==> design/flow/design.v <==
module converter_ascii_number (
	input [7:0] ascii_in,
	output[7:0] number_out);
	assign number_out = ascii_in;
endmodule
module operator_converter (
	input [7:0] in,
	output [7:0] out
);
localparam ADD = 0,
			SUB = 1,
			MULT = 2,
			DIV = 3;
assign out = (in == 8'd20) ? ADD : (in == 8'd21) ? SUB : (in == 8'd22) ? MULT : DIV;
endmodule
module convert_to_number
(
	input [7:0] num0,
	input [7:0] num1,
	input [7:0] num2,
	input [1:0] mode,
	output reg [7:0] out
);
always @(*) begin
	if (mode == 2'd0) begin
		out = num0;
	end
	else if (mode == 2'd1) begin
		out = num0*10 + num1;
	end
	else begin
		out = num0*100 + num1*10 + num2;
	end
end
endmodule
module divider (
	input clk,
	output rfd,
	input [7:0] dividend,
	input [7:0] divisor,
	output [7:0] quotient,
	output [7:0] fractional
);
	assign rfd = 1'b1;
	assign quotient = (divisor == 8'd0) ? 8'hFF : dividend / divisor;
	assign fractional = (divisor == 8'd0) ? dividend : dividend % divisor;
endmodule
module stack #(parameter size = 100)(
	input rst,
	input clk,
	input [7:0] data_in,
	input push_en,
	input pop_en,
	output [7:0] data_out,
	output is_empty	
);
	reg [7: 0] mem[size-1:0];
	reg[7:0] sp;
	always @(posedge clk) begin : proc_push
		if (rst)
			sp <= 0;
		else begin
			if (push_en) begin
				mem[sp] <= data_in;
				sp <= sp + 1;
			end
			if (pop_en) begin
					sp <= sp - 1'd1;
			end
		end
	end
	assign is_empty = (sp == 0);
	assign data_out = is_empty ? 8'd0 : mem[sp-1];
endmodule
module datapath (
	input clk,
	input rst,
	input num0_en,
	input num1_en,
	input num2_en,
	input index_cnt,
	input sel,
	input [1:0] mode,
	input operand_push,
	input operand_pop,
	input operator_push,
	input operator_pop,
	input num_clr,
	input result_en,
	input op1_en,
	input op2_en,
	input operator_en,
	output is_operand,
	output is_operator,
	output is_lt,
	output is_empty,
	output is_hash,
	output [7:0] data_out,
	output [7:0] rm,
	output rfd,
	output is_div,
	output op_is_empty,
	input [7:0] rom_data_in,
	output [6:0] rom_addr
);
localparam ADD = 0,
			SUB = 1,
			MULT = 2,
			DIV = 3;
wire [7:0] rom_data;
wire [7:0] converted_operator;
wire [7:0] converted_asci;
wire [7:0] convereted_decimal;
wire [7:0] top_operator;
wire [7:0] top_operand;
wire [7:0] operand_data_in;
wire [7:0] operator_data_in;
wire [7:0] divider_out, fractional;
wire operand_empty;
reg [7:0] num0, num1, num2;
reg [6:0] rom_index;
reg [7:0] result;
reg [7:0] op1, op2;
reg [7:0] operator;
assign rm = op2;
assign op_is_empty = is_empty;
assign rom_data = rom_data_in;
assign rom_addr = rom_index;
converter_ascii_number ascii_converter(rom_data, converted_asci);
convert_to_number decimal_converter(num0, num1, num2, mode, convereted_decimal);
operator_converter operator_converter(rom_data, converted_operator);
stack operands(.rst(rst), .clk(clk), .data_in(operand_data_in), .push_en(operand_push), .pop_en(operand_pop), .data_out(top_operand), .is_empty(operand_empty));
stack operators(.rst(rst), .clk(clk), .data_in(converted_operator), .push_en(operator_push), .pop_en(operator_pop), .data_out(top_operator), .is_empty(is_empty));
divider divider (
	.clk(clk),  
	.rfd(rfd),  
	.dividend(op1),  
	.divisor(op2),  
	.quotient(divider_out),  
	.fractional(fractional)
);  
assign is_div = top_operator == DIV;
assign data_out = top_operand;
assign operand_data_in = sel ? result : convereted_decimal;
assign is_operand = (rom_data >= 0 && rom_data < 10) ? 1 : 0;
assign is_operator = (rom_data >= 20 && rom_data <= 30) ? 1 : 0;
assign is_hash = rom_data == 8'd10;
assign is_lt = is_empty? 0: (converted_operator==ADD && (top_operator==SUB || top_operator==MULT || top_operator==DIV))
 		|| (converted_operator==SUB && (top_operator==MULT || top_operator==DIV)) 
		|| (converted_operator==DIV && (top_operator==MULT || top_operator==DIV));
always @(posedge clk) begin
	if (rst || num_clr) begin
		num0 <= 0;
		num1 <= 0;
		num2 <= 0;
	end
	else if (num0_en)
		num0 <= rom_data;
	else if (num1_en)
		num1 <= rom_data;
	else if (num2_en)
		num2 <= rom_data;
end
always @(posedge clk) begin
	if (rst) begin
		op1 <= 0;
		op2 <= 0;
	end
	else if (op1_en)
		op1 <= top_operand;
	else if (op2_en)
		op2 <= top_operand; 
end
always @(posedge clk) begin
	if (rst)
		operator <= 0;
	else if (operator_en)
		operator <= top_operator;
end
always @(posedge clk) begin
	if (rst)
		rom_index <= 0;
	else if (index_cnt)
		rom_index <= rom_index + 1;
end
always @(*) begin
	result = 0;
	begin
		if (operator == ADD) result = op1 + op2;
		else if (operator == SUB) result = op1 - op2;
		else if (operator == MULT) result = op1 * op2;
		else if (operator == DIV) result = divider_out;
	end
end
endmodule
module controller(
	input clk,
	input rst,
	input start,
	input is_operand,
	input is_operator,
	input is_lt,
	input is_empty,
	input is_hash,
	input is_div,
	input op_is_empty,
	output reg num0_en,
	output reg num1_en,
	output reg num2_en,
	output reg index_cnt,
	output reg sel,
	output reg operand_push,
	output reg operator_push,
	output reg operand_pop,
	output reg operator_pop,
	output reg num_clr,
	output reg result_en,
	output reg op1_en,
	output reg op2_en,
	output reg operator_en,
	output [1:0] mode,
	output reg done,
	output reg [4:0] ps
);
reg [4:0] ns, div_count;
reg [1:0] count;
assign mode = count-1;
always @(*) begin
	ns = 5'd0;
	case (ps)
		5'd0: if(start) ns = 1;
			else ns = 0;
		5'd1: if(is_operand) ns = 2;
			  else if(is_hash) ns = 9;
		5'd3: if(is_operator && is_lt==0) ns = 8;
				else if(is_operator && is_lt) ns = 17;
				else if (is_operand) ns=2;
			  else if(is_hash) ns = 9;
		5'd8: ns = 1;
		5'd10: if(op_is_empty) ns = 16;
				else ns = 11;
		5'd14: if(is_div &&  div_count<15 ) ns = 5'd14;
				else ns = 5'd15;
		5'd15: if(op_is_empty) ns = 16;
				else ns = 10;
		5'd16: ns = 16;
		5'd22: if(div_count<15 && is_div) ns = 5'd22;
				else ns = 5'd23;
		5'd24: ns = 1;
		default: ns = ps + 1;
	endcase
end
always @(posedge clk) begin
	if (rst) begin
		ps <= 5'd0;
		div_count <= 0;
	end
	else begin
		ps <= ns;
		if (ps==10)
			div_count <= 0;
		if (is_div && ps>10)
			div_count <= div_count + 1;
		if (ps==2)
			count <= count + 1;
		if (ps==1) begin
			count <= 0;
		end
	end
end
always @(*) begin
	num0_en = 0;
	num1_en = 0;
	num2_en = 0;
	index_cnt = 0;
	sel = 0;
	operand_push = 0;
	operator_push = 0;
	operand_pop = 0;
	operator_pop = 0;
	num_clr = 0;
	result_en = 0;
	op1_en = 0;
	op2_en = 0;
	operator_en = 0;
	done = 0;
	case (ps)
		5'd1:begin
			num_clr = 1;
		end
		5'd2: begin
			if (count==0)
				num0_en = 1;
			else if(count==1)
				num1_en = 1;
			else if (count==2)
				num2_en = 1;
			index_cnt = 1;
		end
		5'd8: begin
			operand_push = 1;
			operator_push = 1;
			index_cnt = 1;
		end
		5'd9: begin
			operand_push = 1;
		end
		5'd10: begin
			op2_en = 1;
			operator_en = 1;
		end
		5'd11: begin
			operand_pop = 1;
		end
		5'd12: begin
			op1_en = 1;
		end
		5'd13: begin
			operand_pop = 1;
		end
		5'd15: begin
			result_en = 1;
			operator_pop = 1;
			sel = 1;
			operand_push = 1;
		end
		5'd16: begin
			done = 1;
		end
		5'd17: begin
			operand_push = 1;
		end
		5'd18: begin
			op2_en = 1;
			operator_en = 1;
		end
		5'd19: begin
			operand_pop = 1;
		end
		5'd20: begin
			op1_en = 1;
		end
		5'd21: begin
			operand_pop = 1;
		end
		5'd23: begin
			operator_pop = 1;
			result_en = 1;
		end
		5'd24: begin
			sel = 1;
			operand_push = 1;
			operator_push = 1;
			index_cnt = 1;
		end
		default:
			sel = 0;
	endcase
end
endmodule
module calculator
(	
	input clk, 
	input rst,
	input start,
	input [7:0] rom_data,
	output [6:0] rom_addr,
	output done,
	output [7:0] result
);
wire is_operand, is_operator, is_lt, is_empty, is_hash,
	num0_en, num1_en, num2_en, index_cnt, sel, operand_push, operator_push,
	operand_pop, operator_pop, num_clr, result_en, op1_en, op2_en, operator_en, rfd, is_div, op_is_empty;
wire [1:0] mode;
wire [7:0] data_out, inx;
wire [4:0] ps;
controller ctrl(clk, rst, start, is_operand, is_operator, is_lt, is_empty, is_hash, is_div, op_is_empty,
				num0_en, num1_en, num2_en, index_cnt, sel, operand_push, operator_push,
				operand_pop, operator_pop, num_clr, result_en, op1_en, op2_en,
				operator_en, mode, done, ps);
datapath dp(clk, rst, num0_en, num1_en, num2_en, index_cnt, sel, mode, operand_push,
			operand_pop, operator_push, operator_pop, num_clr, result_en, op1_en,
			op2_en, operator_en, is_operand, is_operator, is_lt, is_empty, is_hash, data_out, inx, rfd, is_div, op_is_empty,
			rom_data, rom_addr);
assign result = data_out;
endmodule
==> design/flow/run.sh <==
#!/bin/bash
# the make line also repeats each setting of config.mk as NAME=value (left out here)
make -C /OpenROAD-flow-scripts/flow DESIGN_CONFIG=/design/flow/config.mk WORK_HOME=/design/flow/orfs CLKGATE_MAP_FILE= finish
==> design/flow/config.mk <==
export PLATFORM = sky130hd
export DESIGN_NAME = calculator
export DESIGN_NICKNAME = calculator
export VERILOG_FILES = /design/flow/design.v
export SDC_FILE = /design/flow/constraint.sdc
export NUM_CORES = 4
export LEC_CHECK = 0
export CAP_MARGIN = 20
export CORE_MARGIN = 2
export CORE_UTILIZATION = 72
export HOLD_SLACK_MARGIN = -0.08
export MAX_ROUTING_LAYER = met4
export SLEW_MARGIN = 20
==> design/flow/constraint.sdc <==
create_clock -name core_clock -period 8.39 [get_ports {clk}]
set_input_delay 1.6780 -clock core_clock [delete_from_list [all_inputs] [get_ports {clk}]]
set_output_delay 1.6780 -clock core_clock [all_outputs]
set_load 0.01 [all_outputs]
==> run summary, run 1 <==
First-pass GRT wire length: 208 mm
CTS tree: built
Min-delay src: dp.num2[4]
Late-Pin Clk Latency: 0.72 ns
Row count: 94
Synth cell count leaders: 1002 x edfxtp_1, 302 x mux4_2, 284 x nor2_1, 125 x ha_1, 90 x clkbuf_1
Post-synth area hogs: edfxtp_1 63%, mux4_2 14%, ha_1 3.3%
Die width: 261 um
Fin Clk Skew: 0.0839 ns
HP Class: flop to flop
Launching point of the worst reg2reg path: dp.op2[6]
Tool warnings: 65
WS Path Type: flop to flop
Blocking Checks: setup timing
Worst-margin pin slew: 1.33 ns
Met2 Use GR: 69.1%
FF-to-FF End: dp.operands.mem[75][0]
Comb area leader: multiplexers
Post-synth cell types: 80
Total gr overflow: 0
H-tree depth: 3
Grt met1 use: 54.5%
Syn nets: 2921
Crit path depth: 62
DP HPWL: 68.1 mm
Core Region: 65500 um2
Hold Slack: 0.500 ns
Final Critical Period: 11.18 ns
Via count: 31649
Port Buf Inserts: 26
CP max FO: 14
CP Launch Point: dp.op2[6]
Rel. slew slack: 10.2%
Post-synth top flop: edfxtp_1
DRC: 0
Hold Path Sink: dp.num2[4]
Die height: 261 um
Most Used Layer, Global Route: met2
Count leader, synth: edfxtp_1
Max Cap Viol: 0
Post-Syn Area: 47500 um2
Crit path largest cell delay: 0.41 ns
Setup crit end kind: flop
Ao+oa area frac: 3.54%
Die area: 68000 um2
Mapped Cells: 2760
CTS root buffer: clkbuf_16
Critical Path Most Common Cell: buf_4
Initial antenna violation count: 26
Seq cells post-synth: 1077
Via/cell ratio: 7.83
Fin. max-slew vios: 0
Register-to-Register Setup Slack: -2.79 ns
Fin crit share: 133%
Fin util: 84.2%
Basic Gates by Area: 5.73%
Synthesized area per cell: 17.2 um2
Setup total negative slack: -458.48 ns
Placer congestion estimate: 0.865
Fmax: 0.0894 GHz
Number of global-route vias before repair: 29736
Post-synth EDFFs: 1002
Final ANT Viol Nets: 0
Ys async rst share: 0%
Synth warn: 4
Initial core utilization: 72.4%
Met3 Use GR: 12.3%
Worst setup path end: dp.operands.mem[75][0]
Worst setup SP type: flop
I/O pin total: 27
Crit path max-delay family: AND-OR/OR-AND gates
Final net count: 3217
Yosys chip area: 47500 um2
Buffers and inverters on the worst path: 17
Final worst slack: -2.79 ns
RSZ-0062 raised after global routing: yes
Hold Buf Count CTS: 0
Clock sink count: 1077
Yosys Instances: 2760
Clk slew on worst S/H paths: 0.08 ns
Avg WL per Cell: 40.6 um
MUX share of area: 16.2%
Slowest-stage cell, CP: nor4_4
Final hold violation count: 0
Drt first pass iters: 9
Yosys top cell area share: 63.4%
Yosys adder share: 4.35%
Status: complete, but fails checks
Total global routing track utilization: 44.7%
CTS buffer count: 104
Area growth from synthesis to layout: 16.3%
XOR Share, Synth: 1.64%
Deepest clock path buffer count: 3
Top cell type by total area after synthesis: edfxtp_1
WHS Path Cells: 2
CP Data Arrival Time: 11.63 ns
Drt initial violations: 6654
Largest net degree at the start of global routing: 104
R2r worst-path depth: 62
# setup viols final: 292
Pre-CTS WS: -2.63 ns
WL final: 164 mm
Synth Seq Share: 66.6%
WP data required: 8.83 ns
==> layer usage <==
metal  vias to the layer above  share of wire, %
met5                         -                 0
met4                         0               9.9
met1                     15082                29
met3                      1174                15
li1                      11535                 -
met2                      3858                45
==> timing repair <==
item / CTS / global route
gates resized: 40 / 25
gates cloned: 9 / 17
setup endpoints to repair: 299 / 300
pin swaps: 33 / 25
buffers inserted: 101 / 14
==> stage by stage <==
step / instance area (um2) / instances
6_report: 55200 / 4040
3_5_place_dp: 49800 / 3667
4_1_cts: 54400 / 3970
2_1_floorplan: 47600 / 2760
3_3_place_gp: 49800 / 3667
5_1_grt: 55200 / 4038
==> area by class of cell <==
type / count / area, um2
Multi-Input combinational cell: 1458 / 15400
Clock inverter: 66 / 696
Inverter: 85 / 319
Tap cell: 864 / 1080
Antenna cell: 33 / 82.6
Clock buffer: 127 / 2690
Sequential cell: 1077 / 31600
Fill cell: 2598 / 10300
Timing Repair Buffer: 330 / 3340
==> run 2: changes to the inputs <==
Settings changed: ABC_AREA set to 1, CAP_MARGIN 20 to 40, CORE_ASPECT_RATIO set to 0.7, CTS_CLUSTER_DIAMETER set to 330, CTS_CLUSTER_SIZE set to 10, HOLD_SLACK_MARGIN -0.08 to 0.3, MAX_ROUTING_LAYER met4 to unset, SETUP_SLACK_MARGIN set to 1.98.
Clock period 8.39 ns to 6.77 ns, I/O delays scaled along.
==> run 2 against run 1 <==
Still fails the layout checks on setup timing. Via count increased by 15%. Synthesized cell count up 66%. Worst hold slack lost 0.037 ns. Critical endpoint is now dp.operands.mem[19][0].
==> run summary, run 2 <==
Status: complete, but fails checks
Blocking Checks: setup timing
Rel. slew slack: 31.7% (+22 points)
Crit path depth: 65 (+4.8%)
Post-synth EDFFs: 1002 (unchanged)
Seq cells post-synth: 1077 (unchanged)
Crit path max-delay family: simple AND/OR/NAND/NOR gates
WP data required: 7.20 ns (-1.63 ns)
Syn nets: 4732 (+62%)
RSZ-0062 raised after global routing: yes
Fin. max-slew vios: 0 (unchanged)
Drt first pass iters: 9 (unchanged)
Fmax: 0.107 GHz (+19%)
Buffers and inverters on the worst path: 9 (-8)
Initial antenna violation count: 2 (-92%)
CTS root buffer: clkbuf_16
Hold Buf Count CTS: 0 (unchanged)
Yosys Instances: 4571 (+66%)
Synth Seq Share: 63.8% (-2.7 points)
Clock sink count: 1077 (unchanged)
Yosys top cell area share: 60.8% (-2.6 points)
Post-Syn Area: 49500 um2 (+4.3%)
Tool warnings: 71 (+9.2%)
Late-Pin Clk Latency: 0.70 ns (-0.02 ns)
CP Data Arrival Time: 9.80 ns (-1.83 ns)
Core Region: 68100 um2 (+3.9%)
CTS tree: built
Drt initial violations: 5617 (-16%)
Final Critical Period: 9.37 ns (-1.81 ns)
Clk slew on worst S/H paths: 0.07 ns (about the same)
Count leader, synth: nand2_1
WHS Path Cells: 2 (unchanged)
Final worst slack: -2.60 ns (+0.191 ns)
R2r worst-path depth: 65 (+4.8%)
HP Class: flop to flop
Avg WL per Cell: 22.8 um (-44%)
Post-synth area hogs: edfxtp_1 61%, nand2_1 7.7%, nand3_1 5.1%
Synth warn: 4 (unchanged)
# setup viols final: 300 (+2.7%)
Launching point of the worst reg2reg path: dp.op2[7]
Ao+oa area frac: 9.00% (+5.5 points)
Area growth from synthesis to layout: 12.6%
Final net count: 4863 (+51%)
Total gr overflow: 0 (unchanged)
Fin crit share: 138% (+5.1 points)
Via count: 36254 (+15%)
MUX share of area: 0% (-16 points)
I/O pin total: 27 (unchanged)
Die width: 317 um (+22%)
Max Cap Viol: 0 (unchanged)
Final ANT Viol Nets: 0 (unchanged)
WL final: 129 mm (-21%)
CP max FO: 7 (-7)
Row count: 80 (-15%)
XOR Share, Synth: 1.46% (-0.18 points)
Critical Path Most Common Cell: nand2_2
Fin Clk Skew: 0.0257 ns (-0.0582 ns)
Final hold violation count: 0 (unchanged)
Basic Gates by Area: 17.1% (+11 points)
Synthesized area per cell: 10.8 um2 (-37%)
Setup crit end kind: flop
Post-synth top flop: edfxtp_1
Slowest-stage cell, CP: or3b_4
Ys async rst share: 0% (unchanged)
Number of global-route vias before repair: 34467 (+16%)
CP Launch Point: dp.op2[7]
Min-delay src: dp.num1[7]
Final instance area: 55700 um2 (+0.98%)
Worst setup SP type: flop
Via/cell ratio: 6.42 (-18%)
Placer congestion estimate: 0.916 (+5.8%)
Register-to-Register Setup Slack: -2.60 ns (+0.19 ns)
Port Buf Inserts: 26 (unchanged)
Largest net degree at the start of global routing: 170 (+63%)
Yosys adder share: 4.17% (-0.18 points)
Comb area leader: simple AND/OR/NAND/NOR gates
Met2 WL: 56.8 mm (-24%)
Fin util: 81.9% (-2.4 points)
Post-DP Area: 51700 um2 (+3.8%)
Die area: 70900 um2 (+4.3%)
DP HPWL: 76.4 mm (+12%)
Die height: 223 um (-14%)
WS Path Type: flop to flop
Deepest clock path buffer count: 3 (unchanged)
Top cell type by total area after synthesis: edfxtp_1
H-tree depth: 3 (unchanged)
Worst-margin pin slew: 1.02 ns (-0.307 ns)
Total global routing track utilization: 36.1% (-8.6 points)
Hold Path Sink: dp.num1[7]
Highest metal used: met5
Initial core utilization: 72.7% (+0.27 points)
Post-synth cell types: 64 (-20%)
Worst setup path end: dp.operands.mem[19][0]
Met3 Wirelength: 17.4 mm (-31%)
Yosys chip area: 49500 um2 (+4.3%)
CTS buffer count: 117 (+13%)
DRC: 0 (unchanged)
First-pass GRT wire length: 195 mm (-6.3%)
Synth cell count leaders: 1019 x nand2_1, 1002 x edfxtp_1, 501 x nand3_1, 364 x a21oi_1, 364 x nor2_1
Mapped Cells: 4571 (+66%)
WL met1: 51.0 mm (+6.3%)
Crit path largest cell delay: 0.41 ns (about the same)
FF-to-FF End: dp.operands.mem[19][0]
==> run 2: final cells by class <==
type	count	area, um2
clock inverter	7	101
sequential	1077	31600
tap	902	1130
inverter	238	931
fill	3954	12300
clock buffer	153	3080
antenna	1	2.50
timing repair buffer	271	2580
multi-input combinational	2997	16300
==> run 2: metal layers <==
layer / GRT usage [%] / vias up
met3: 8.25 / 308
met1: 54.8 / 17059
met5: 0 / -
met4: 10.7 / 2
met2: 52.7 / 2525
li1: - / 16360
==> run 2: timing repair <==
action                     CTS  global route
resized                     12            74
setup endpoints to repair  608           700
pin swaps                   15            57
setup buffers                6            16
cloned                       1             4
==> run 2: metrics by stage <==
step | setup TNS, ns | std cells | worst slack, ns | hold slack [ns]
floorplan | -586.75 | 4571 | -2.49 | 0.436
finish | -463.34 | 5646 | -2.60 | 0.463
global placement | -419.22 | 5404 | -2.33 | 0.451
global route | -606.95 | 5645 | -3.11 | 0.476
detailed placement | -450.39 | 5429 | -2.41 | 0.458
CTS | -461.40 | 5596 | -2.53 | 0.466
==> run 3: changes to the inputs <==
Settings changed: CAP_MARGIN 40 to 10, CELL_PAD_IN_SITES_DETAIL_PLACEMENT set to 0, CELL_PAD_IN_SITES_GLOBAL_PLACEMENT set to 3, CORE_ASPECT_RATIO 0.7 to unset, CORE_UTILIZATION 72 to 36, CTS_CLUSTER_DIAMETER 330 to unset, CTS_CLUSTER_SIZE 10 to 100, GPL_ROUTABILITY_DRIVEN set to 0, GPL_TIMING_DRIVEN set to 0, HOLD_SLACK_MARGIN 0.3 to unset, SETUP_SLACK_MARGIN 1.98 to unset, SLEW_MARGIN 20 to 35.
Clock period 6.77 ns to 11.7 ns, I/O delays scaled along.
==> run 3 against run 2 <==
The run now finishes clean. Global-route usage decreased by 7.4 points. Worst setup slack better by 3.6 ns. First-iteration DRC count shrank 44%. Clock skew is 0.037 ns higher. Via count shrank 0.40%. Wire length up 58%. Final cell count is 18% higher. Critical path type unchanged. Critical endpoint is now dp.operands.mem[72][0]. Highest routed layer unchanged.
==> run summary, run 3 <==
WL final: 204 mm (+58%)
Hold Path Sink: dp.num1[7]
Number of global-route vias before repair: 35535 (+3.1%)
Basic Gates by Area: 17.1% (unchanged)
First-pass GRT wire length: 281 mm (+44%)
FF-to-FF End: dp.operands.mem[72][0]
Area growth from synthesis to layout: 15.5%
Setup total negative slack: 0 ns (+463.34 ns)
Synth Seq Share: 63.8% (unchanged)
Largest net degree at the start of global routing: 49 (-71%)
DP Cell Count: 6442 (+19%)
Post-synth area hogs: edfxtp_1 61%, nand2_1 7.7%, nand3_1 5.1%
Fin. max-slew vios: 0 (unchanged)
CTS tree: built
Register-to-Register Setup Slack: 1.0 ns (+3.60 ns)
Via count: 36108 (-0.40%)
Fin util: 41.7% (-40 points)
Clock sink count: 1077 (unchanged)
Finished Layout Cells: 6676 (+18%)
Yosys Instances: 4571 (unchanged)
H-tree depth: 3 (unchanged)
Avg WL per Cell: 30.5 um (+34%)
CP Launch Point: dp.op2[7]
WP data required: 12.31 ns (+5.11 ns)
Clk slew on worst S/H paths: 0.06 ns (about the same)
Final worst slack: 0.996 ns (+3.60 ns)
Post-synth cell types: 64 (unchanged)
Row count: 136 (+70%)
Synth cell count leaders: 1019 x nand2_1, 1002 x edfxtp_1, 501 x nand3_1, 364 x a21oi_1, 364 x nor2_1
Via/cell ratio: 5.41 (-16%)
Worst setup SP type: flop
Post-synth top flop: edfxtp_1
Total global routing track utilization: 28.7% (-7.4 points)
WS Path Type: flop to flop
Deepest clock path buffer count: 3 (unchanged)
Status: no timing/DRC/antenna violations
Rel. slew slack: 31.7% (-0.072 points)
CP max FO: 20 (+13)
DRC: 0 (unchanged)
Die width: 375 um (+18%)
HP Class: flop to flop
Post-DP Area: 53200 um2 (+3.1%)
Port Buf Inserts: 25 (-3.8%)
WHS Path Cells: 2 (unchanged)
Top cell type by total area after synthesis: edfxtp_1
I/O pin total: 27 (unchanged)
Syn nets: 4732 (unchanged)
Crit path max-delay family: simple AND/OR/NAND/NOR gates
Ao+oa area frac: 9.00% (unchanged)
Pre-CTS WS: -0.976 ns (+1.44 ns)
Yosys top cell area share: 60.8% (unchanged)
Seq cells post-synth: 1077 (unchanged)
Post-Syn Area: 49500 um2 (unchanged)
Tool warnings: 46 (-35%)
Synth warn: 4 (unchanged)
Mapped Cells: 4571 (unchanged)
Drt first pass iters: 5 (-4)
Worst setup path end: dp.operands.mem[72][0]
Critical Path Most Common Cell: nand2_1
Ys async rst share: 0% (unchanged)
Count leader, synth: nand2_1
Yosys chip area: 49500 um2 (unchanged)
Post-synth EDFFs: 1002 (unchanged)
R2r worst-path depth: 71 (+9.2%)
XOR Share, Synth: 1.46% (unchanged)
Fin Clk Skew: 0.0630 ns (+0.0373 ns)
Drt initial violations: 3150 (-44%)
MUX share of area: 0% (unchanged)
CP Data Arrival Time: 11.31 ns (+1.51 ns)
Die area: 140000 um2 (+98%)
Launching point of the worst reg2reg path: dp.op2[7]
Core Region: 137000 um2 (+100%)
Hold Buf Count CTS: 0 (unchanged)
Comb area leader: simple AND/OR/NAND/NOR gates
# setup viols final: 0 (-100%)
Min-delay src: dp.num1[7]
Fmax: 0.0934 GHz (-12%)
Initial antenna violation count: 5 (+3)
Crit path depth: 71 (+9.2%)
Final net count: 4942 (+1.6%)
Late-Pin Clk Latency: 0.78 ns (+0.08 ns)
Final hold violation count: 0 (unchanged)
Slowest-stage cell, CP: dfxtp_2
Hold Slack: 0.459 ns (-0.00458 ns)
CTS buffer count: 121 (+3.4%)
Synthesized area per cell: 10.8 um2 (unchanged)
Initial core utilization: 36.1% (-37 points)
Worst-margin pin slew: 1.03 ns (+0.00108 ns)
Final instance area: 57200 um2 (+2.6%)
Setup crit end kind: flop
Yosys adder share: 4.17% (unchanged)
Total gr overflow: 0 (unchanged)
Max Cap Viol: 0 (unchanged)
Final ANT Viol Nets: 0 (unchanged)
Buffers and inverters on the worst path: 9 (unchanged)
Fin crit share: 91.5% (-47 points)
Die height: 375 um (+68%)
CTS root buffer: clkbuf_16
Crit path largest cell delay: 0.39 ns (-0.02 ns)
DP HPWL: 147 mm (+93%)
Final Critical Period: 10.70 ns (+1.33 ns)
-- run 3: cell type report --
cell class              count  area (um2)
repair buffers             88        1240
clock buffers             151        3180
clock inverters            72         543
inverters                 238         922
flip-flops and latches   1077       31600
multi-input cells        2997       16100
diodes                      1        2.50
well taps                1794        2240
plain buffers             258        1320
fillers                 13419       79800
-- run 3: repair_timing --
item,4_1_cts,5_1_grt
resized,8,20
pin swaps,1,3
endpoints found under the setup margin,100,169
buffers inserted,4,6
-- run 3: per-layer routing --
metal | up-vias | part of all wire, % | GRT usage (%)
li1 | 16613 | - | -
met1 | 18156 | 43 | 37.8
met2 | 1029 | 48 | 48.3
met3 | 306 | 4.7 | 3.69
met4 | 4 | 4.0 | 10.5
met5 | - | 0.012 | 0
==> run 4: changes to the inputs <==
Settings changed: ABC_AREA 1 to unset, CAP_MARGIN 10 to 20, CELL_PAD_IN_SITES_DETAIL_PLACEMENT 0 to unset, CELL_PAD_IN_SITES_GLOBAL_PLACEMENT 3 to unset, CORE_UTILIZATION 36 to 66, CTS_CLUSTER_SIZE 100 to unset, GPL_ROUTABILITY_DRIVEN 0 to unset, GPL_TIMING_DRIVEN 0 to unset, SLEW_MARGIN 35 to 20.
Clock period 11.7 ns to 6.5 ns, I/O delays scaled along.
==> run 4 against run 3 <==
Area after synthesis fell by 4.1%. Sequential share of layout area rose by 2.3 points. Fmax barely moved. Clock skew fell by 0.022 ns. First-iteration DRC count fell by 5.5%. Register-to-register slack got worse by 5.2 ns. The layout now fails its checks (setup timing).
==> run summary, run 4 <==
Status: complete, but fails checks
Blocking Checks: setup timing
# setup viols final: 400 (+400)
Critical Path Most Common Cell: o21a_1
CTS tree: built
Post-synth cell types: 80 (+25%)
Fin. max-slew vios: 0 (unchanged)
H-tree depth: 3 (unchanged)
Yosys chip area: 47500 um2 (-4.1%)
Drt initial violations: 2977 (-5.5%)
Rel. slew slack: 25.1% (-6.6 points)
Synth Seq Share: 66.6% (+2.7 points)
Post-synth EDFFs: 1002 (unchanged)
Area growth from synthesis to layout: 15.6% (about the same)
Final instance area: 54800 um2 (-4.0%)
Late-Pin Clk Latency: 0.68 ns (-0.10 ns)
Drt first pass iters: 5 (unchanged)
I/O pin total: 27 (unchanged)
Synthesized area per cell: 17.2 um2 (+59%)
DP HPWL: 66.7 mm (-55%)
Clk slew on worst S/H paths: 0.06 ns (about the same)
Yosys Instances: 2760 (-40%)
Post-synth area hogs: edfxtp_1 63%, mux4_2 14%, ha_1 3.3%
Port Buf Inserts: 26 (+4.0%)
CP max FO: 16 (-20%)
Max Cap Viol: 0 (unchanged)
WL final: 116 mm (-43%)
Ys async rst share: 0% (unchanged)
Initial core utilization: 66.5% (+30 points)
Die area: 74100 um2 (-47%)
CP Launch Point: dp.op2[6]
Row count: 98 (-28%)
Register-to-Register Setup Slack: -4.20 ns (-5.20 ns)
Post-DP Area: 50000 um2 (-6.1%)
Worst setup SP type: flop
Initial antenna violation count: 3 (-2)
Crit path max-delay family: AND-OR/OR-AND gates
Post-Syn Area: 47500 um2 (-4.1%)
Synth warn: 4 (unchanged)
FF-to-FF End: dp.operands.mem[16][0]
Number of global-route vias before repair: 27285 (-23%)
Die width: 272 um (-27%)
Pre-CTS WS: -4.69 ns (-3.72 ns)
Top cell type by total area after synthesis: edfxtp_1
Clock sink count: 1077 (unchanged)
DRC: 0 (unchanged)
Placer congestion estimate: 0.872
Yosys adder share: 4.35% (+0.18 points)
Layout fillers: 4001 (-70%)
Largest net degree at the start of global routing: 102 (+110%)
R2r worst-path depth: 57 (-20%)
Hold Path Sink: dp.num2[4]
Count leader, synth: edfxtp_1
Seq cells post-synth: 1077 (unchanged)
XOR Share, Synth: 1.64% (+0.18 points)
Final ANT Viol Nets: 0 (unchanged)
Final worst slack: -4.20 ns (-5.20 ns)
Slowest-stage cell, CP: o31ai_4
First-pass GRT wire length: 171 mm (-39%)
Buffers and inverters on the worst path: 7 (-2)
RSZ-0062 raised after global routing: yes
Hold Buf Count CTS: 0 (unchanged)
CP Data Arrival Time: 11.24 ns (-0.07 ns)
Final net count: 3157 (-36%)
Yosys top cell area share: 63.4% (+2.6 points)
Mapped Cells: 2760 (-40%)
Final hold violation count: 0 (unchanged)
DP Cell Count: 3752 (-42%)
Crit path depth: 57 (-20%)
Fmax: 0.0934 GHz (about the same)
Die height: 272 um (-27%)
Synth cell count leaders: 1002 x edfxtp_1, 302 x mux4_2, 284 x nor2_1, 125 x ha_1, 90 x clkbuf_1
WS Path Type: flop to flop
CTS root buffer: clkbuf_16
Hold Slack: 0.505 ns (+0.0461 ns)
Crit path largest cell delay: 0.52 ns (+0.13 ns)
MUX share of area: 16.2% (+16 points)
Worst setup path end: dp.operands.mem[16][0]
Via count: 26688 (-26%)
Tool warnings: 64 (+39%)
Post-synth top flop: edfxtp_1
Worst-margin pin slew: 1.12 ns (+0.0925 ns)
Avg WL per Cell: 28.7 um (-6.2%)
Min-delay src: dp.num2[4]
Fin Clk Skew: 0.0413 ns (-0.0217 ns)
WP data required: 7.04 ns (-5.27 ns)
CTS buffer count: 103 (-15%)
Launching point of the worst reg2reg path: dp.op2[6]
Final Critical Period: 10.70 ns (-0.00261 ns)
Ao+oa area frac: 3.54% (-5.5 points)
Fin crit share: 165% (+73 points)
Deepest clock path buffer count: 3 (unchanged)
Comb area leader: multiplexers
Total global routing track utilization: 31.3% (+2.6 points)
Finished Layout Cells: 4035 (-40%)
Core Region: 71400 um2 (-48%)
HP Class: flop to flop
Syn nets: 2921 (-38%)
Via/cell ratio: 6.61 (+22%)
Total gr overflow: 0 (unchanged)
Basic Gates by Area: 5.73% (-11 points)
WHS Path Cells: 2 (unchanged)
Setup crit end kind: flop
run 4: area by class of cell:
| class | instances | area [um2] | area share (%) |
|---|---|---|---|
| Sequential cell | 1077 | 31600 | 57.6 |
| Multi-Input combinational cell | 1458 | 15400 | 28.1 |
| Timing Repair Buffer | 271 | 2950 | 5.38 |
| Clock buffer | 126 | 2700 | 4.91 |
| Tap cell | 950 | 1190 | 2.17 |
| Clock inverter | 67 | 657 | 1.20 |
| Inverter | 85 | 319 | 0.582 |
| Antenna cell | 1 | 2.50 | 0.00456 |
run 4: per-layer routing:
metal | part of all wire [%] | wire (um) | track usage [%] | vias up
li1 | - | - | - | 11402
met1 | 38 | 43900 | 42.9 | 13671
met2 | 51 | 58600 | 51.8 | 1327
met3 | 7.8 | 9010 | 5.63 | 286
met4 | 3.6 | 4110 | 10.4 | 2
met5 | 0.0086 | 10 | 0 | -
run 4: metrics by stage:
step | setup TNS (ns) | utilization (%)
5_1_grt | -1089.17 | 76.8
3_5_place_dp | -1097.97 | 70.1
3_3_place_gp | -934.52 | 70.0
2_1_floorplan | -2057.02 | -
4_1_cts | -911.12 | 75.9
6_report | -906.07 | 76.8
run 4: what timing repair did:
action	4_1_cts	5_1_grt
buffers inserted	43	18
pin swaps	29	17
setup endpoints to repair	400	405
resized	36	19
hold endpoints to repair	0	0
cloned	10	16
==> run 5: changes to the inputs <==
Settings changed: CAP_MARGIN 20 to 5, CELL_PAD_IN_SITES_GLOBAL_PLACEMENT set to 1, CORE_UTILIZATION 66 to 59, CTS_CLUSTER_SIZE set to 45, PLACE_DENSITY_LB_ADDON set to 0.15, SETUP_SLACK_MARGIN set to 2.41.
Clock period 6.5 ns to 8.44 ns, I/O delays scaled along.
==> run 5 against run 4 <==
The layout still fails its checks (setup timing). Global-route usage is 4.5 points lower. Worst setup slack better by 1.6 ns. Critical endpoint is now dp.operands.mem[25][0].
==> run summary, run 5 <==
Via count: 25970 (-2.7%)
Tool warnings: 59 (-7.8%)
Area growth from synthesis to layout: 15.0%
WHS Path Cells: 2 (unchanged)
CTS root buffer: clkbuf_16
Crit path max-delay family: AND-OR/OR-AND gates
Worst-margin pin slew: 1.19 ns (+0.0774 ns)
Fin Clk Skew: 0.0542 ns (+0.0129 ns)
Final ANT Viol Nets: 0 (unchanged)
Rel. slew slack: 20.1% (-5.0 points)
Buffers and inverters on the worst path: 6 (-1)
Clk slew on worst S/H paths: 0.06 ns (about the same)
Syn nets: 2921 (unchanged)
WL final: 110 mm (-5.1%)
Via/cell ratio: 6.29 (-4.9%)
Critical Path Most Common Cell: o21a_1
CTS buffer count: 106 (+2.9%)
Post-synth EDFFs: 1002 (unchanged)
Post-synth area hogs: edfxtp_1 63%, mux4_2 14%, ha_1 3.3%
Number of global-route vias before repair: 26825 (-1.7%)
CP max FO: 8 (-8)
Final worst slack: -2.63 ns (+1.57 ns)
R2r worst-path depth: 59 (+3.5%)
WP data required: 8.88 ns (+1.84 ns)
Yosys adder share: 4.35% (unchanged)
Hold Path Sink: dp.num0[7]
Synth warn: 4 (unchanged)
Ao+oa area frac: 3.54% (unchanged)
HP Class: flop to flop
Basic Gates by Area: 5.73% (unchanged)
Logic area: 15400 um2 (-0.37%)
Yosys Instances: 2760 (unchanged)
Late-Pin Clk Latency: 0.69 ns (about the same)
Largest net degree at the start of global routing: 104 (+2.0%)
Launching point of the worst reg2reg path: dp.op2[6]
Die height: 288 um (+5.7%)
Synthesized area per cell: 17.2 um2 (unchanged)
Worst setup SP type: flop
Worst setup path end: dp.operands.mem[25][0]
Total gr overflow: 0 (unchanged)
H-tree depth: 3 (unchanged)
Final hold violation count: 0 (unchanged)
Initial antenna violation count: 0 (-3)
Clock sink count: 1077 (unchanged)
MUX share of area: 16.2% (unchanged)
Placer congestion estimate: 0.846 (-2.9%)
First-pass GRT wire length: 166 mm (-3.0%)
DP HPWL: 66.2 mm (-0.79%)
I/O pin total: 27 (unchanged)
Hold Buf Count CTS: 0 (unchanged)
Seq cells post-synth: 1077 (unchanged)
Post-Syn Area: 47500 um2 (unchanged)
Synth cell count leaders: 1002 x edfxtp_1, 302 x mux4_2, 284 x nor2_1, 125 x ha_1, 90 x clkbuf_1
Layout fillers: 5185 (+30%)
Status: complete, but fails checks
Finished Layout Cells: 4130 (+2.4%)
Port Buf Inserts: 26 (unchanged)
Drt initial violations: 2530 (-15%)
Fin crit share: 131% (-33 points)
Fin. max-slew vios: 0 (unchanged)
DRC: 0 (unchanged)
Yosys top cell area share: 63.4% (unchanged)
DP Cell Count: 3852 (+2.7%)
Crit path largest cell delay: 0.36 ns (-0.16 ns)
Setup crit end kind: flop
Drt first pass iters: 6 (+1)
Max Cap Viol: 0 (unchanged)
CTS tree: built
Synth Seq Share: 66.6% (unchanged)
Final Critical Period: 11.07 ns (+0.372 ns)
FF/Latch Area: 31600 um2 (unchanged)
Yosys chip area: 47500 um2 (unchanged)
Core Region: 80000 um2 (+12%)
Crit path depth: 59 (+3.5%)
Register-to-Register Setup Slack: -2.63 ns (+1.57 ns)
Fin util: 68.2% (-8.7 points)
Diodes inserted: 0 (-1)
Initial core utilization: 59.3% (-7.2 points)
Min-delay src: dp.num0[7]
Avg WL per Cell: 26.6 um (-7.3%)
CP Data Arrival Time: 11.51 ns (+0.27 ns)
RSZ-0062 raised after global routing: yes
Row count: 104 (+6.1%)
Die width: 288 um (+5.7%)
Hold Slack: 0.489 ns (-0.0161 ns)
Blocking Checks: setup timing
Top cell type by total area after synthesis: edfxtp_1
Post-synth top flop: edfxtp_1
Ys async rst share: 0% (unchanged)
Die area: 82700 um2 (+12%)
Deepest clock path buffer count: 3 (unchanged)
Fmax: 0.0903 GHz (-3.4%)
Post-synth cell types: 80 (unchanged)
WS Path Type: flop to flop
Comb area leader: multiplexers
CP Launch Point: dp.op2[6]
Total global routing track utilization: 26.8% (-4.5 points)
# setup viols final: 220 (-45%)
FF-to-FF End: dp.operands.mem[25][0]
Count leader, synth: edfxtp_1
Mapped Cells: 2760 (unchanged)
Final net count: 3139 (-0.57%)
XOR Share, Synth: 1.64% (unchanged)
Slowest-stage cell, CP: nor4_4
## run 5: layer usage
layer / vias to the layer above / track usage [%] / wire [um]
li1: 11376 / - / -
met1: 13422 / 37.4 / 44400
met2: 977 / 44.7 / 55500
met3: 195 / 3.50 / 6480
met4: 0 / 8.01 / 3290
met5: - / 0 / 0
## run 5: area by class of cell
type	instances	area share [%]
multi-input cells	1458	28.2
flip-flops and latches	1077	57.9
inverters	85	0.585
clock buffers	131	5.07
clock inverters	69	1.28
repair buffers	250	4.57
well taps	1060	2.43
## run 5: per-stage QoR
step                setup WS, ns  area (um2)  setup TNS, ns
floorplan                  -2.80       47600        -834.37
global placement           -2.34       49900        -357.74
detailed placement         -2.83       50000        -495.32
CTS                        -2.55       54200        -446.98
global route               -3.12       54600        -594.94
finish                     -2.63       54600        -467.37
## run 5: timing repair
| action | CTS | global route |
|---|---|---|
| gates cloned | 10 | 6 |
| gates resized | 33 | 12 |
| setup endpoints to repair | 476 | 539 |
| pin swaps | 15 | 12 |
| buffers inserted | 44 | 15 |
==> run 6: changes to the inputs <==
Settings changed: ABC_AREA set to 1, CAP_MARGIN 5 to 0, CELL_PAD_IN_SITES_DETAIL_PLACEMENT set to 2, CELL_PAD_IN_SITES_GLOBAL_PLACEMENT 1 to unset, CORE_ASPECT_RATIO set to 0.97, CORE_UTILIZATION 59 to 30, CTS_CLUSTER_SIZE 45 to unset, GPL_ROUTABILITY_DRIVEN set to 0, GPL_TIMING_DRIVEN set to 1, MAX_ROUTING_LAYER set to met5, MIN_ROUTING_LAYER set to met2, PLACE_DENSITY set to 0.87, PLACE_DENSITY_LB_ADDON 0.15 to unset, SETUP_SLACK_MARGIN 2.41 to 1.23.
Clock period 8.44 ns to 10.1 ns, I/O delays scaled along.
==> run 6 against run 5 <==
The run now fails in 5_1_grt. Die area grew 100%. Synthesized cell count grew 66%. Area after synthesis grew 4.3%.
==> run summary, run 6 <==
XOR Share, Synth: 1.46% (-0.18 points)
Syn nets: 4732 (+62%)
Yosys top cell area share: 60.8% (-2.6 points)
Synth Seq Share: 63.8% (-2.7 points)
Status: did not finish
Hold Buf Count CTS: 0 (unchanged)
Seq cells post-synth: 1077 (unchanged)
Post-Syn Area: 49500 um2 (+4.3%)
Total global routing track utilization: 77.2%
Mapped Cells: 4571 (+66%)
CTS root buffer: clkbuf_16
Yosys Instances: 4571 (+66%)
Ao+oa area frac: 9.00% (+5.5 points)
Post-DP Area: 51800 um2 (+3.7%)
I/O pin total: 27 (unchanged)
Count leader, synth: nand2_1
Deepest clock path buffer count: 3 (unchanged)
Clock sink count: 1077 (unchanged)
Yosys chip area: 49500 um2 (+4.3%)
Post-synth cell types: 64 (-20%)
MUX share of area: 0% (-16 points)
Row count: 146 (+40%)
H-tree depth: 3 (unchanged)
Die area: 168000 um2 (+100%)
Die width: 416 um (+45%)
DP Cell Count: 6528 (+69%)
Post-synth area hogs: edfxtp_1 61%, nand2_1 7.7%, nand3_1 5.1%
Basic Gates by Area: 17.1% (+11 points)
DP HPWL: 195 mm (+190%)
Synthesized area per cell: 10.8 um2 (-37%)
Post-synth top flop: edfxtp_1
Post-synth EDFFs: 1002 (unchanged)
Synth warn: 4 (unchanged)
Ys async rst share: 0% (unchanged)
Synth cell count leaders: 1019 x nand2_1, 1002 x edfxtp_1, 501 x nand3_1, 364 x a21oi_1, 364 x nor2_1
CTS buffer count: 113 (+6.6%)
Top cell type by total area after synthesis: edfxtp_1
Port Buf Inserts: 26 (unchanged)
Failed at: 5_1_grt
Core Region: 163000 um2 (+100%)
Yosys adder share: 4.17% (-0.18 points)
Comb area leader: simple AND/OR/NAND/NOR gates
Die height: 404 um (+40%)
Initial core utilization: 30.3% (-29 points)
Total gr overflow: 5315
Error: [ERROR GRT-0116] Global routing finished with congestion. Check the congestion regions in the DRC Viewer.
-- run 6: per-stage QoR --
stage | setup WS [ns] | utilization (%)
floorplan | 0.835 | -
global placement | 0.530 | 31.7
detailed placement | -2.32 | 31.7
CTS | 0.0418 | 34.7
-- run 6: per-layer routing --
metal | GRT overflow | global-route usage, %
met1 | - | -
met2 | 1968 | 80.3
met3 | 2039 | 81.8
met4 | 951 | 66.0
met5 | 357 | 62.7
-- run 6: what timing repair did --
item,in CTS
setup endpoints to repair,300
resized,160
hold endpoints to repair,0
gates cloned,10
buffers inserted,50
pin swaps,61
==> run 7: changes to the inputs <==
Settings changed: ABC_AREA 1 to unset, CAP_MARGIN 0 to 20, CELL_PAD_IN_SITES_DETAIL_PLACEMENT 2 to unset, CORE_ASPECT_RATIO 0.97 to unset, CORE_UTILIZATION 30 to 66, GPL_ROUTABILITY_DRIVEN 0 to unset, GPL_TIMING_DRIVEN 1 to unset, MAX_ROUTING_LAYER met5 to unset, MIN_ROUTING_LAYER met2 to unset, PLACE_DENSITY 0.87 to unset, SETUP_SLACK_MARGIN 1.23 to unset.
Clock period 10.1 ns to 8.66 ns, I/O delays scaled along.
==> run 7 against run 6 <==
The layout now fails its checks (setup timing). Area after synthesis is 4.1% lower. Synthesized cell count is 40% lower. Die area is 56% lower.
==> run summary, run 7 <==
Row count: 98 (-33%)
Final worst slack: -2.17 ns
Rel. slew slack: 18.8%
Area growth from synthesis to layout: 14.0%
Crit path max-delay family: AND-OR/OR-AND gates
XOR Share, Synth: 1.64% (+0.18 points)
Ys async rst share: 0% (unchanged)
WP data required: 9.06 ns
Syn nets: 2921 (-38%)
Yosys Instances: 2760 (-40%)
R2r worst-path depth: 58
Status: complete, but fails checks
Die width: 272 um (-35%)
Comb area leader: multiplexers
Worst setup SP type: flop
Hold Path Sink: dp.num2[4]
FF/Latch Area: 31600 um2
Diodes inserted: 0
Placer congestion estimate: 0.844
Clk slew on worst S/H paths: 0.06 ns
CTS root buffer: clkbuf_16
Worst-margin pin slew: 1.21 ns
RSZ-0062 raised after global routing: yes
Final Critical Period: 10.83 ns
Via/cell ratio: 6.47
Crit path depth: 58
Synth Seq Share: 66.6% (+2.7 points)
Fin Clk Skew: 0.0641 ns
Ao+oa area frac: 3.54% (-5.5 points)
# setup viols final: 200
Logic area: 15400 um2
WHS Path Cells: 2
Die height: 272 um (-33%)
Worst setup path end: dp.operands.mem[19][0]
Post-synth area hogs: edfxtp_1 63%, mux4_2 14%, ha_1 3.3%
Largest net degree at the start of global routing: 107
WS Path Type: flop to flop
Max Cap Viol: 0
Min-delay src: dp.num2[4]
Yosys top cell area share: 63.4% (+2.6 points)
CP Data Arrival Time: 11.23 ns
Seq cells post-synth: 1077 (unchanged)
Final hold violation count: 0
Clock sink count: 1077 (unchanged)
Post-Syn Area: 47500 um2 (-4.1%)
Drt initial violations: 2674
Number of global-route vias before repair: 26719
Core Region: 71400 um2 (-56%)
First-pass GRT wire length: 163 mm
Register-to-Register Setup Slack: -2.17 ns
Initial antenna violation count: 2
Final net count: 3138
Post-synth cell types: 80 (+25%)
Drt first pass iters: 8
CP Launch Point: dp.op2[6]
Fmax: 0.0924 GHz
Initial core utilization: 66.5% (+36 points)
Buffers and inverters on the worst path: 7
Tool warnings: 61
Hold Buf Count CTS: 0 (unchanged)
Yosys chip area: 47500 um2 (-4.1%)
Synth cell count leaders: 1002 x edfxtp_1, 302 x mux4_2, 284 x nor2_1, 125 x ha_1, 90 x clkbuf_1
Top cell type by total area after synthesis: edfxtp_1
Setup crit end kind: flop
I/O pin total: 27 (unchanged)
MUX share of area: 16.2% (+16 points)
WL final: 107 mm
Layout fillers: 4090
Blocking Checks: setup timing
Fin crit share: 125%
Via count: 25988
FF-to-FF End: dp.operands.mem[19][0]
Post-synth top flop: edfxtp_1
Mapped Cells: 2760 (-40%)
Die area: 74100 um2 (-56%)
CTS tree: built
Fin. max-slew vios: 0
Port Buf Inserts: 26 (unchanged)
Synthesized area per cell: 17.2 um2 (+59%)
DRC: 0
Total gr overflow: 0
Post-synth EDFFs: 1002 (unchanged)
Late-Pin Clk Latency: 0.68 ns
Crit path largest cell delay: 0.37 ns
Avg WL per Cell: 26.7 um
DP Cell Count: 3749 (-43%)
CP max FO: 8
Count leader, synth: edfxtp_1
Hold Slack: 0.502 ns
DP HPWL: 65.0 mm (-67%)
CTS buffer count: 103 (-8.8%)
Slowest-stage cell, CP: mux2_4
Deepest clock path buffer count: 3 (unchanged)
Critical Path Most Common Cell: o21a_1
Final ANT Viol Nets: 0
Yosys adder share: 4.35% (+0.18 points)
Launching point of the worst reg2reg path: dp.op2[6]
Finished Layout Cells: 4014
Total global routing track utilization: 29.4%
HP Class: flop to flop
Synth warn: 4 (unchanged)
H-tree depth: 3 (unchanged)
Basic Gates by Area: 5.73% (-11 points)
==> run 7: per-stage QoR <==
step	instance area [um2]	utilization, %	setup slack, ns	setup TNS [ns]
finish	54100	75.8	-2.17	-319.88
global route	54100	75.8	-2.62	-406.62
CTS	53700	75.3	-1.91	-266.18
detailed placement	49800	69.8	-2.43	-370.29
global placement	49800	69.8	-2.03	-285.65
floorplan	47600	-	-2.58	-724.37
==> run 7: per-layer routing <==
metal | vias to the layer above | part of all wire (%) | GRT usage (%)
li1 | 11345 | - | -
met1 | 13355 | 40 | 41.3
met2 | 1065 | 50 | 48.7
met3 | 219 | 6.8 | 4.26
met4 | 4 | 3.3 | 9.38
met5 | - | 0.022 | 0
==> run 7: layout make-up <==
class / instances / share of cell area [%]
sequential: 1077 / 58.4
multi-input combinational: 1458 / 28.4
clock buffer: 126 / 5.02
timing repair buffer: 252 / 4.26
tap: 950 / 2.20
clock inverter: 66 / 1.14
inverter: 85 / 0.590
==> run 7: timing repair <==
item	in CTS	in global routing
cloned	4	6
buffers inserted	38	25
gates resized	26	18
pin swaps	9	14
endpoints found under the setup margin	299	275
hold endpoints to repair	0	0
==> run 8: changes to the inputs <==
Settings changed: CAP_MARGIN 20 to 10, CORE_UTILIZATION 66 to 72, CTS_CLUSTER_SIZE set to 41, HOLD_SLACK_MARGIN set to -0.08, MAX_ROUTING_LAYER set to met4.
Clock period 8.66 ns to 7.38 ns, I/O delays scaled along.
==> run 8 against run 7 <==
Still fails the layout checks on setup timing. Sequential share of layout area is 0.46 points lower. Non-clock buffer count is 32 higher. Final cell count is 1.3% lower. Via count is 14% higher.
==> run summary, run 8 <==
WL final: 142 mm (+33%)
Seq cells post-synth: 1077 (unchanged)
Yosys adder share: 4.35% (unchanged)
Ys async rst share: 0% (unchanged)
Post-Syn Area: 47500 um2 (unchanged)
MUX share of area: 16.2% (unchanged)
Die area: 68000 um2 (-8.2%)
Final ANT Viol Nets: 0 (unchanged)
Register-to-Register Setup Slack: -3.90 ns (-1.73 ns)
Synth warn: 4 (unchanged)
Area growth from synthesis to layout: 15.0%
Blocking Checks: setup timing
Initial antenna violation count: 2 (unchanged)
HP Class: flop to flop
Yosys chip area: 47500 um2 (unchanged)
Mapped Cells: 2760 (unchanged)
Hold Path Sink: dp.num2[0]
Drt initial violations: 5123 (+92%)
Total gr overflow: 0 (unchanged)
Layout fillers: 2764 (-32%)
Initial core utilization: 72.4% (+5.9 points)
First-pass GRT wire length: 202 mm (+24%)
CP max FO: 7 (-1)
# setup viols final: 304 (+52%)
Syn nets: 2921 (unchanged)
Clk slew on worst S/H paths: 0.07 ns (about the same)
Min-delay src: dp.num2[0]
CTS root buffer: clkbuf_16
Synth cell count leaders: 1002 x edfxtp_1, 302 x mux4_2, 284 x nor2_1, 125 x ha_1, 90 x clkbuf_1
Yosys top cell area share: 63.4% (unchanged)
Crit path largest cell delay: 0.38 ns (about the same)
Worst-margin pin slew: 1.46 ns (+0.247 ns)
FF/Latch Area: 31600 um2 (unchanged)
Via count: 29651 (+14%)
Port Buf Inserts: 26 (unchanged)
Largest net degree at the start of global routing: 104 (-2.8%)
Tool warnings: 61 (unchanged)
Slowest-stage cell, CP: nor4_4
Hold Slack: 0.505 ns (+0.00288 ns)
Fin. max-slew vios: 0 (unchanged)
Total global routing track utilization: 43.3% (+14 points)
DRC: 0 (unchanged)
Final worst slack: -3.90 ns (-1.73 ns)
Worst setup path end: dp.operands.mem[92][0]
Max Cap Viol: 0 (unchanged)
Fmax: 0.0887 GHz (-4.0%)
Fin Clk Skew: 0.0395 ns (-0.0246 ns)
Crit path max-delay family: AND-OR/OR-AND gates
Post-synth EDFFs: 1002 (unchanged)
Synth Seq Share: 66.6% (unchanged)
Pre-CTS WS: -3.65 ns (-1.22 ns)
Post-synth cell types: 80 (unchanged)
Drt first pass iters: 7 (-1)
Placer congestion estimate: 0.896 (+6.2%)
Post-synth area hogs: edfxtp_1 63%, mux4_2 14%, ha_1 3.3%
Ao+oa area frac: 3.54% (unchanged)
DP HPWL: 69.0 mm (+6.3%)
Die width: 261 um (-4.2%)
I/O pin total: 27 (unchanged)
Deepest clock path buffer count: 3 (unchanged)
Crit path depth: 62 (+6.9%)
Final hold violation count: 0 (unchanged)
Clock sink count: 1077 (unchanged)
Logic area: 15500 um2 (+0.74%)
FF-to-FF End: dp.operands.mem[92][0]
Row count: 94 (-4.1%)
Critical Path Most Common Cell: o21a_1
Avg WL per Cell: 35.8 um (+34%)
CP Data Arrival Time: 11.73 ns (+0.50 ns)
CTS buffer count: 102 (-0.97%)
Worst setup SP type: flop
Comb area leader: multiplexers
Top cell type by total area after synthesis: edfxtp_1
Final net count: 3171 (+1.1%)
Launching point of the worst reg2reg path: dp.op2[6]
RSZ-0062 raised after global routing: yes
Buffers and inverters on the worst path: 6 (-1)
WHS Path Cells: 2 (unchanged)
Fin crit share: 153% (+28 points)
WS Path Type: flop to flop
Synthesized area per cell: 17.2 um2 (unchanged)
Status: complete, but fails checks
Basic Gates by Area: 5.73% (unchanged)
R2r worst-path depth: 62 (+6.9%)
Post-synth top flop: edfxtp_1
XOR Share, Synth: 1.64% (unchanged)
Fin util: 83.3% (+7.4 points)
CTS tree: built
Count leader, synth: edfxtp_1
WP data required: 7.84 ns (-1.22 ns)
Yosys Instances: 2760 (unchanged)
Rel. slew slack: 2.56% (-16 points)
Setup crit end kind: flop
H-tree depth: 3 (unchanged)
Final Critical Period: 11.28 ns (+0.449 ns)
Late-Pin Clk Latency: 0.71 ns (+0.03 ns)
Via/cell ratio: 7.48 (+16%)
Die height: 261 um (-4.2%)
Number of global-route vias before repair: 29451 (+10%)
Core Region: 65500 um2 (-8.2%)
CP Launch Point: dp.op2[6]
## run 8: routing by layer
layer  up-vias  global-route usage (%)  share of wire (%)
met2      2909                    67.6                 48
li1      11428                       -                  -
met4         0                    22.2                7.1
met5         -                       -                  0
met3       726                    9.78                 13
met1     14588                    54.1                 32
## run 8: final cells by class
cell class,instances,area share [%]
tap,864,1.98
antenna,2,0.00917
timing repair buffer,284,4.99
clock buffer,124,4.87
sequential,1077,57.9
inverter,85,0.585
multi-input combinational,1460,28.4
clock inverter,67,1.25
## run 8: what timing repair did
item	CTS	global route
hold endpoints to repair	0	0
setup buffers	73	21
resized	48	30
cloned	12	6
pin swaps	21	44
hold buffers	0	0
endpoints found under the setup margin	301	305
## run 8: through the flow
step,area [um2],std cells,TNS (ns)
3_5_place_dp,49800,3667,-712.13
5_1_grt,54600,3963,-980.57
6_report,54600,3963,-858.75
2_1_floorplan,47600,2760,-1442.84
3_3_place_gp,49800,3667,-609.33
4_1_cts,54200,3943,-734.21
==> run 9: changes to the inputs <==
Settings changed: CAP_MARGIN 10 to 35, CELL_PAD_IN_SITES_GLOBAL_PLACEMENT set to 0, CTS_CLUSTER_DIAMETER set to 397, CTS_CLUSTER_SIZE 41 to 17, HOLD_SLACK_MARGIN -0.08 to unset, MAX_ROUTING_LAYER met4 to unset, PLACE_DENSITY_LB_ADDON set to 0.0, SETUP_SLACK_MARGIN set to -0.63.
Clock period 7.38 ns to 8.62 ns, I/O delays scaled along.
==> run 9 against run 8 <==
The layout still fails its checks (setup timing). Final cell count is 4.4% lower. Final area down 3.9%. Fmax grew 3.8%. Critical path type unchanged.
==> run summary, run 9 <==
Status: complete, but fails checks
Blocking Checks: setup timing
Buffers and inverters on the worst path: 7 (+1)
CP max FO: 28 (+21)
Yosys top cell area share: 63.4% (unchanged)
Syn nets: 2921 (unchanged)
Basic Gates by Area: 5.73% (unchanged)
Final Critical Period: 10.86 ns (-0.418 ns)
Via/cell ratio: 7.22 (-3.5%)
Yosys chip area: 47500 um2 (unchanged)
Register-to-Register Setup Slack: -2.24 ns (+1.66 ns)
Initial core utilization: 72.4% (unchanged)
Row count: 94 (unchanged)
Rel. slew slack: 32.3% (+30 points)
Largest net degree at the start of global routing: 111 (+6.7%)
Ys async rst share: 0% (unchanged)
# setup viols final: 200 (-34%)
Clock sink count: 1077 (unchanged)
Setup total negative slack: -327.57 ns (+531.18 ns)
CP Data Arrival Time: 11.24 ns (-0.49 ns)
Comb area leader: multiplexers
Fin crit share: 126% (-27 points)
Deepest clock path buffer count: 3 (unchanged)
Fin. max-slew vios: 0 (unchanged)
Area growth from synthesis to layout: 10.5%
Yosys Instances: 2760 (unchanged)
Max Cap Viol: 0 (unchanged)
Post-synth EDFFs: 1002 (unchanged)
Final net count: 3062 (-3.4%)
XOR Share, Synth: 1.64% (unchanged)
Ao+oa area frac: 3.54% (unchanged)
Worst setup SP type: flop
WHS Path Cells: 2 (unchanged)
Final instance area: 52400 um2 (-3.9%)
Fmax: 0.0921 GHz (+3.8%)
Slowest-stage cell, CP: mux2_4
Core Region: 65500 um2 (unchanged)
DP HPWL: 68.7 mm (-0.48%)
Late-Pin Clk Latency: 0.66 ns (-0.05 ns)
Initial antenna violation count: 2 (unchanged)
Post-synth cell types: 80 (unchanged)
Post-DP Area: 49900 um2 (+0.11%)
Final hold violation count: 0 (unchanged)
Die width: 261 um (unchanged)
H-tree depth: 3 (unchanged)
Crit path largest cell delay: 0.35 ns (-0.03 ns)
R2r worst-path depth: 55 (-11%)
MUX share of area: 16.2% (unchanged)
Seq cells post-synth: 1077 (unchanged)
Total global routing track utilization: 36.7% (-6.6 points)
Setup crit end kind: flop
HP Class: flop to flop
I/O pin total: 27 (unchanged)
Drt initial violations: 3817 (-25%)
Placer congestion estimate: 0.886 (-1.1%)
CTS tree: built
CTS root buffer: clkbuf_16
WP data required: 9.01 ns (+1.17 ns)
Crit path max-delay family: AND-OR/OR-AND gates
Drt first pass iters: 6 (-1)
Post-synth area hogs: edfxtp_1 63%, mux4_2 14%, ha_1 3.3%
Synth cell count leaders: 1002 x edfxtp_1, 302 x mux4_2, 284 x nor2_1, 125 x ha_1, 90 x clkbuf_1
Port Buf Inserts: 26 (unchanged)
Post-Syn Area: 47500 um2 (unchanged)
Die area: 68000 um2 (unchanged)
CP Launch Point: dp.op2[6]
Post-synth top flop: edfxtp_1
Die height: 261 um (unchanged)
Count leader, synth: edfxtp_1
FF-to-FF End: dp.operands.mem[15][0]
Hold Buf Count CTS: 0 (unchanged)
Final worst slack: -2.24 ns (+1.66 ns)
Synthesized area per cell: 17.2 um2 (unchanged)
Worst setup path end: dp.operands.mem[15][0]
Launching point of the worst reg2reg path: dp.op2[6]
Layout fillers: 3149 (+14%)
Crit path depth: 55 (-11%)
Synth Seq Share: 66.6% (unchanged)
Clk slew on worst S/H paths: 0.08 ns (about the same)
Worst-margin pin slew: 1.01 ns (-0.447 ns)
Via count: 27375 (-7.7%)
Final ANT Viol Nets: 0 (unchanged)
Top cell type by total area after synthesis: edfxtp_1
Mapped Cells: 2760 (unchanged)
WL final: 122 mm (-14%)
First-pass GRT wire length: 181 mm (-11%)
CTS buffer count: 73 (-28%)
RSZ-0062 raised after global routing: yes
Number of global-route vias before repair: 27893 (-5.3%)
Yosys adder share: 4.35% (unchanged)
Tool warnings: 56 (-8.2%)
Min-delay src: dp.num0[7]
Avg WL per Cell: 32.2 um (-10%)
Hold Path Sink: dp.num0[7]
Synth warn: 4 (unchanged)
DRC: 0 (unchanged)
WS Path Type: flop to flop
Fin Clk Skew: 0.0245 ns (-0.0150 ns)
Critical Path Most Common Cell: o21a_1
Total gr overflow: 0 (unchanged)
## run 9: metrics by stage
| step | hold WS, ns | util [%] | instances | setup WS (ns) |
|---|---|---|---|---|
| after CTS | 0.504 | 79.5 | 3761 | -2.11 |
| final | 0.508 | 80.0 | 3790 | -2.24 |
| after global routing | 0.540 | 80.0 | 3786 | -2.80 |
| after global placement | 0.474 | 75.7 | 3641 | -2.04 |
| after detailed placement | 0.492 | 76.1 | 3655 | -2.49 |
| after floorplan | 0.454 | - | 2760 | -2.62 |
## run 9: routing by layer
layer	share of wire, %	up-vias	track usage (%)
li1	-	11141	-
met1	34	13858	48.2
met2	51	1959	62.0
met3	10	415	6.35
met4	4.9	2	15.0
met5	0.0090	-	0
## run 9: area by class of cell
type	count	area (um2)	area share, %
sequential	1077	31600	60.3
multi-input combinational	1458	15300	29.3
timing repair buffer	206	2020	3.85
clock buffer	91	1960	3.74
tap	864	1080	2.06
inverter	85	319	0.609
clock inverter	5	81.3	0.155
antenna	4	10.0	0.0191
## run 9: timing repair
item / 4_1_cts / 5_1_grt
pin swaps: 18 / 12
gates cloned: 2 / 0
gates resized: 11 / 7
setup buffers: 9 / 1
endpoints found under the setup margin: 200 / 200
